## systolic_array
module systolic_array #(
  parameter integer ARRAY_N               = 4,
  parameter integer ARRAY_M               = 2,
  parameter integer PMAX                  = 8,
  parameter integer PMIN                  = 2,
  parameter integer ACT_WIDTH             = ARRAY_N * PMAX * (PMAX/PMIN),
  parameter integer WGT_WIDTH             = ARRAY_M * ARRAY_N * PMAX * (PMAX/PMIN),
  parameter integer ACCUMULATOR_WIDTH     = 4 * PMAX,
  parameter integer OUT_WIDTH             = ARRAY_M * ACCUMULATOR_WIDTH,
  parameter integer MODE_WIDTH            = $clog2(PMAX/PMIN) * 2
) (
  input  wire                               clk,
  input  wire                               reset,
  input  wire                               out_valid,
  input  wire                               acc_clear,
  input  wire        [ ACT_WIDTH  -1 : 0 ]  activation_in,
  input  wire        [ WGT_WIDTH  -1 : 0 ]  weight_in,
  input  wire        [ MODE_WIDTH -1 : 0 ]  mode,
  output wire        [ OUT_WIDTH  -1 : 0 ]  activation_out,
  output wire                               activation_valid
);
Size in the first run: ~340 flip-flops, ~82000 um2 of cells after synthesis.
clock: 6.04 ns
lec_check: 0
cap_margin: 20
core_aspect_ratio: 0.64
core_margin: 2
core_utilization: 60
cts_cluster_size: 61
max_routing_layer: met4
place_density_lb_addon: 0.02
setup_slack_margin: 0.42
slew_margin: 35
tns_end_percent: 5
run.sh (not shown) runs the stock make flow with config.mk's settings and CLKGATE_MAP_FILE=.
The baseline finished but failed the layout checks on setup timing.
Edit:
- CORE_ASPECT_RATIO: 0.64 -> unset
- CORE_UTILIZATION: 60 -> 71
- CTS_CLUSTER_SIZE: 61 -> 100
- MAX_ROUTING_LAYER: met4 -> unset
- PLACE_DENSITY_LB_ADDON: 0.02 -> unset
- SETUP_SLACK_MARGIN: 0.42 -> unset
- SLEW_MARGIN: 35 -> 20
- TNS_END_PERCENT: 5 -> unset
- clock period: 6.04 -> 10.0 ns (I/O delays scaled with it)
What happened: This time the run failed in global routing; synthesized cell count does not change; synthesized area is unchanged; die area is lower by about 15%.
Edit:
- CORE_UTILIZATION: 71 -> 58
- CTS_CLUSTER_SIZE: 100 -> unset
- SETUP_SLACK_MARGIN: unset -> 2.0
- clock period: 10.0 -> 7.98 ns (I/O delays scaled with it)
The changed run finished with setup timing left.
Synthesized cell count does not change.
Die area grows by 22%.
Synthesized area does not change.
Edit:
- CORE_UTILIZATION: 58 -> 72
- PLACE_DENSITY: unset -> 0.38
- SETUP_SLACK_MARGIN: 2.0 -> unset
- clock period: 7.98 -> 4.82 ns (I/O delays scaled with it)
Outcome: The new run ended with an error in clock tree synthesis, error DPL-0033; die area drops by 19%; synthesized cell count stays the same; area after synthesis does not change.
Edit:
- CTS_CLUSTER_SIZE: unset -> 36
- PLACE_DENSITY: 0.38 -> unset
- SETUP_SLACK_MARGIN: unset -> 1.05
- clock period: 4.82 -> 10.6 ns (I/O delays scaled with it)
Result: This time the run failed in global routing with GRT-0116; area after synthesis is unchanged; synthesized cell count does not change; die area is unchanged.
Edit:
- CTS_CLUSTER_SIZE: 36 -> unset
- PLACE_DENSITY: unset -> 0.4
- SETUP_SLACK_MARGIN: 1.05 -> unset
- clock period: 10.6 -> 10.0 ns (I/O delays scaled with it)
Result: The changed run stopped in global routing; area after synthesis stays the same; die size is unchanged; synthesized cell count does not change.


## onyx
systolic_array again, from the RTL that the note above started with.
export LEC_CHECK = 0
export CAP_MARGIN = 15
export CORE_MARGIN = 2
export CORE_UTILIZATION = 23
export GPL_ROUTABILITY_DRIVEN = 0
export HOLD_SLACK_MARGIN = 0.26
export PLACE_DENSITY_LB_ADDON = 0.09
export SLEW_MARGIN = 20
export TNS_END_PERCENT = 70
create_clock -name core_clock -period 11.0 [get_ports {clk}]
onyx was carried through to the last stage, and its layout satisfied the timing, DRC and antenna checks.
Input-level comparison between willow and onyx:
Settings: CORE_UTILIZATION: 23 -> 40; PLACE_DENSITY_LB_ADDON: 0.09 -> unset; CAP_MARGIN: 15 -> 20.
[summary]
willow has completed all stages; timing, DRC and antenna checks passed.
Looking at sequential fraction of total cell area, willow sits 0.62 points higher than onyx does.
willow vs. onyx: cell area saw a decrease.
The inputs of violet differ from those of willow as listed below.
Settings: clearing TNS_END_PERCENT, which used to be 70; swapping 40 for 27 in CORE_UTILIZATION; clearing HOLD_SLACK_MARGIN, which used to be 0.26; clearing GPL_ROUTABILITY_DRIVEN, which used to be 0; swapping 11.0 for 10.9 in the clock period (ns, I/O delays scaled along).
--- outcome ---
- Register area delta (violet -> willow): insignificant
- Summary of violet over willow: critical path data required time moved down, count of non-CTS buffers in the layout +about 15%, area of combinational cells with multiple inputs went up about 0.33%, via count of the first global-routing pass shrank by 4.4%.
- Against willow as the reference, violet delivers a higher height of the die.
- From willow to violet, per-instance average area after synthesis did not move at all.
- violet against willow: share of the clock period used by the worst path after layout picked up an extra 1.3 points; worst hold slack +0.0050 ns.
For ember, these inputs were changed with respect to violet:
Settings: setting CTS_CLUSTER_SIZE to 35 for the first time; setting SETUP_SLACK_MARGIN to 1.05 for the first time; changing CORE_UTILIZATION from 27 to 66; changing the clock period (ns, I/O delays scaled along) from 10.9 to 10.6.
Notes after the runs:
Count of distinct cell types in the synthesized netlist came out exactly the same in violet and ember. The number of buffers inserted during clock tree synthesis of ember falls short of that of violet by 9.3%. When the final numbers for violet and ember were put side by side, the post-cts gate resize count turned out to be greater in ember. Reported for violet and ember, multiplexer fraction of the synthesized cell area turned out identical to the last digit. Comparing violet against ember, there is no change at all in number of enable-type register cells in the synthesized netlist. Die boundary height for ember is lower than for violet. The worst setup slack before clock tree synthesis of ember was inferior to that of violet. global routing (5_1_grt): ember exited with error. Compared with violet, in ember buffers inserted during post-CTS setup optimization increased by 81 relative to the old numbers, half-perimeter wire length of the detailed placement result increased by 2700 µm relative to the old numbers, row count decreased by about 36% relative to the old numbers. Compared to violet, ember was floorplanned on a smaller die.


systolic_array again, from the RTL that the note above started with.
clock: 19.1 ns
lec_check: 0
cap_margin: 20
core_aspect_ratio: 1.18
core_margin: 2
core_utilization: 40
cts_cluster_size: 79
gpl_routability_driven: 0
max_routing_layer: met4
place_density_lb_addon: 0.1
setup_slack_margin: 2.53
slew_margin: 25
tns_end_percent: 35
Rerun with:
CORE_ASPECT_RATIO = default   (was 1.18)
CTS_CLUSTER_SIZE = default   (was 79)
GPL_ROUTABILITY_DRIVEN = default   (was 0)
MAX_ROUTING_LAYER = default   (was met4)
PLACE_DENSITY_LB_ADDON = default   (was 0.1)
SETUP_SLACK_MARGIN = default   (was 2.53)
SLEW_MARGIN = 20   (was 25)
TNS_END_PERCENT = default   (was 35)
clock period = 11.0 ns   (was 19.1 ns; I/O delays follow)
Worst setup slack gets worse by 4500 ps.
Utilization rises by 4.6 points.
Cell count rises by 8.9%.
Cell area is higher by 11%.
Via count rises by 8.1%.
Count of clock-buffer cells in the layout came out higher by 6.
Wire length increases by 4.5%.


## maple
systolic_array again, from the RTL that the note above started with.
==> flow/design.v (excerpt) <==
module systolic_array #(
  parameter integer ARRAY_N               = 4,
  parameter integer ARRAY_M               = 2,
  parameter integer PMAX                  = 8,
  parameter integer PMIN                  = 2,
  parameter integer ACT_WIDTH             = ARRAY_N * PMAX * (PMAX/PMIN),
  parameter integer WGT_WIDTH             = ARRAY_M * ARRAY_N * PMAX * (PMAX/PMIN),
  parameter integer ACCUMULATOR_WIDTH     = 4 * PMAX,
  parameter integer OUT_WIDTH             = ARRAY_M * ACCUMULATOR_WIDTH,
  parameter integer MODE_WIDTH            = $clog2(PMAX/PMIN) * 2
) (
  input  wire                               clk,
  input  wire                               reset,
  input  wire                               out_valid,
  input  wire                               acc_clear,
  input  wire        [ ACT_WIDTH  -1 : 0 ]  activation_in,
  input  wire        [ WGT_WIDTH  -1 : 0 ]  weight_in,
  input  wire        [ MODE_WIDTH -1 : 0 ]  mode,
  output wire        [ OUT_WIDTH  -1 : 0 ]  activation_out,
  output wire                               activation_valid
);
clock: 13.7 ns
lec_check: 0
cap_margin: 20
cell_pad_in_sites_global_placement: 3
core_aspect_ratio: 1.78
core_margin: 3
core_utilization: 50
cts_cluster_diameter: 164
cts_cluster_size: 100
gpl_timing_driven: 0
max_routing_layer: met4
place_density: 0.47
slew_margin: 35
tns_end_percent: 30
Run status, maple: aborted in global placement without I/O, error GPL-0301
For lagoon, these inputs were changed with respect to maple:
Settings: CORE_ASPECT_RATIO removed (was 1.78); CORE_UTILIZATION changed from 50 to 62; CORE_MARGIN changed from 3 to 2; TNS_END_PERCENT removed (was 30); CELL_PAD_IN_SITES_GLOBAL_PLACEMENT removed (was 3); SLEW_MARGIN changed from 35 to 20; PLACE_DENSITY removed (was 0.47); GPL_TIMING_DRIVEN removed (was 0); CTS_CLUSTER_DIAMETER removed (was 164); CTS_CLUSTER_SIZE removed (was 100); MAX_ROUTING_LAYER removed (was met4); the clock period (ns, I/O delays scaled along) changed from 13.7 to 9.12.
lagoon: complete, dirty (setup timing)
Between maple and lagoon, the flow reports area of the placeable core decreasing by more than 10%.
Floorplan die height went down by more than a quarter going from maple to lagoon.
Against maple, lagoon comes in 12 points higher on floorplan core density.
Sequential area share after synthesis delta (lagoon -> maple): insignificant
Diff maple -> lagoon | floorplan row count | down by more than a quarter
Diff maple -> lagoon | die size | decrease of 20%
In the metrics for maple and lagoon, the one carrying the lower width of the chip is maple.
From maple to lagoon the numbers moved as follows: chip area from the yosys synthesis statistics was more or less identical; share of the synthesized netlist area taken by xor and xnor gates barely changed.
Relative to lagoon, the following input files were edited for quartz:
Settings: CORE_UTILIZATION changed from 62 to 66; CTS_CLUSTER_SIZE newly set to 51; SETUP_SLACK_MARGIN newly set to 1.05; the clock period (ns, I/O delays scaled along) changed from 9.12 to 10.6.
--- outcome ---
- No final results exist for quartz, since it was stopped by error ODB-0269 during global routing.
- Against lagoon as the reference, quartz delivers a lower number of cell rows.
- Chip height: quartz lower than lagoon
- Relative to lagoon, effective utilization at floorplan has increased by 4.0 points in quartz.
- In quartz, the number of setup buffers added after CTS came out about 40% below the value in lagoon.
- Summary — number of instances resized during post-cts repair, quartz relative to lagoon: lower, by about 8%.
- quartz: chip footprint 6.0% below lagoon
- Weighted congestion at the end of routability-driven global placement of quartz is on par with lagoon.


Starting RTL as in the previous note.
Settings: LEC_CHECK=0, CAP_MARGIN=20, CORE_MARGIN=2, CORE_UTILIZATION=72, CTS_CLUSTER_DIAMETER=234, SETUP_SLACK_MARGIN=2.49, SLEW_MARGIN=20; clock period 8.61 ns.
The starting point died in clock tree synthesis on DPL-0038.
==> next run, changes <==
--- a/flow/config.mk
+++ b/flow/config.mk
@@ -10,3 +10 @@
-export CORE_UTILIZATION = 72
-export CTS_CLUSTER_DIAMETER = 234
-export SETUP_SLACK_MARGIN = 2.49
+export CORE_UTILIZATION = 58
Result: This time the run completed and failed the layout checks on negative setup slack. Die area is higher by 24%. Area after synthesis is unchanged. Synthesized cell count is unchanged.


Starting RTL as in the previous note.
Settings: LEC_CHECK=0, CAP_MARGIN=20, CORE_MARGIN=2, CORE_UTILIZATION=72, SETUP_SLACK_MARGIN=2.49, SLEW_MARGIN=20; clock period 8.61 ns.
The baseline died in clock tree synthesis (4_1_cts), error DPL-0038.
Next try:
Settings changed: CORE_UTILIZATION 72 to 40, SETUP_SLACK_MARGIN 2.49 to default.
Clock period 8.61 ns to 10.9 ns, I/O delays scaled along.
Outcome:
- With this change the flow finished clean
- synthesized cell count is unchanged
- area after synthesis is unchanged
- die area grows by 79%


== the reference run ==
systolic_array again, from the RTL that the note above started with.
clock: 19.1 ns
lec_check: 0
cap_margin: 20
cell_pad_in_sites_global_placement: 2
core_aspect_ratio: 1.18
core_margin: 10
core_utilization: 63
cts_cluster_size: 79
gpl_routability_driven: 0
max_routing_layer: met4
place_density_lb_addon: 0.1
setup_slack_margin: 2.53
slew_margin: 25
tns_end_percent: 35
global placement without I/O (3_1_place_gp_skip_io): the reference run exited with error
Modified inputs, the trial run compared to the reference run
- PLACE_DENSITY_LB_ADDON no longer set, was 0.1
- SLEW_MARGIN now 20, was 25
- GPL_ROUTABILITY_DRIVEN no longer set, was 0
- CELL_PAD_IN_SITES_GLOBAL_PLACEMENT no longer set, was 2
- CORE_UTILIZATION now 67, was 63
- CTS_CLUSTER_SIZE no longer set, was 79
- TNS_END_PERCENT no longer set, was 35
- CORE_MARGIN now 2, was 10
- SETUP_SLACK_MARGIN no longer set, was 2.53
- CORE_ASPECT_RATIO no longer set, was 1.18
- MAX_ROUTING_LAYER no longer set, was met4
- the clock period (ns, I/O delays scaled along) now 9.73, was 19.1
==> results <==
The trial run failed in global routing (5_1_grt) with GRT-0232. Die size, the reference run and the trial run, lower one = the trial run. Looking at core area across the reference run and the trial run, the one that comes out higher is the reference run. The trial run: vertical die dimension lower than the reference run.


Setup of 01-23:
Starting RTL as in the previous note.
clock: 4.82 ns
lec_check: 0
abc_area: 1
cap_margin: 20
core_margin: 2
core_utilization: 72
place_density: 0.38
setup_slack_margin: 0.89
slew_margin: 20
tns_end_percent: 5
01-23 never completed; the flow aborted with a tool error in clock tree synthesis (4_1_cts).
--- input diff 01-23..03-06 ---
- SETUP_SLACK_MARGIN: 0.89 -> unset
- the clock period (ns, I/O delays scaled along): 4.82 -> 3.99
Results
- 03-06 failed in clock tree synthesis (4_1_cts) with DPL-0033.
- Placer congestion estimate: lower on 03-06
- 01-23 and 03-06 ended up with roughly the same compound-gate portion of the synthesized area.
- Between 01-23 and 03-06, the instance area at placement does not differ in any meaningful way.
- The detailed-placement wirelength estimate of 03-06 is lower than that of 01-23.


systolic_array again, from the RTL that the note above started with.
==> flow/design.v (excerpt) <==
module systolic_array #(
  parameter integer ARRAY_N               = 4,
  parameter integer ARRAY_M               = 2,
  parameter integer PMAX                  = 8,
  parameter integer PMIN                  = 2,
  parameter integer ACT_WIDTH             = ARRAY_N * PMAX * (PMAX/PMIN),
  parameter integer WGT_WIDTH             = ARRAY_M * ARRAY_N * PMAX * (PMAX/PMIN),
  parameter integer ACCUMULATOR_WIDTH     = 4 * PMAX,
  parameter integer OUT_WIDTH             = ARRAY_M * ACCUMULATOR_WIDTH,
  parameter integer MODE_WIDTH            = $clog2(PMAX/PMIN) * 2
) (
  input  wire                               clk,
  input  wire                               reset,
  input  wire                               out_valid,
  input  wire                               acc_clear,
  input  wire        [ ACT_WIDTH  -1 : 0 ]  activation_in,
  input  wire        [ WGT_WIDTH  -1 : 0 ]  weight_in,
  input  wire        [ MODE_WIDTH -1 : 0 ]  mode,
  output wire        [ OUT_WIDTH  -1 : 0 ]  activation_out,
  output wire                               activation_valid
);
Settings: LEC_CHECK=0, CAP_MARGIN=15, CORE_MARGIN=2, CORE_UTILIZATION=23, GPL_ROUTABILITY_DRIVEN=0, GPL_TIMING_DRIVEN=0, HOLD_SLACK_MARGIN=0.26, PLACE_DENSITY_LB_ADDON=0.09, SETUP_SLACK_MARGIN=2.83, SLEW_MARGIN=15, TNS_END_PERCENT=70; clock period 11.0 ns.
Change:
- CAP_MARGIN: 15 -> 0
- CORE_UTILIZATION: 23 -> 70
- CTS_CLUSTER_SIZE: unset -> 33
- GPL_ROUTABILITY_DRIVEN: 0 -> unset
- GPL_TIMING_DRIVEN: 0 -> unset
- HOLD_SLACK_MARGIN: 0.26 -> unset
- PLACE_DENSITY_LB_ADDON: 0.09 -> unset
- SETUP_SLACK_MARGIN: 2.83 -> unset
- SLEW_MARGIN: 15 -> 20
- TNS_END_PERCENT: 70 -> unset
- clock period: 11.0 -> 9.73 ns (I/O delays scaled with it)
Result: This time the run did not get past global routing (5_1_grt) on GRT-0232. Die size shrinks by well over a third. Synthesized area is unchanged. Synthesized cell count is unchanged.
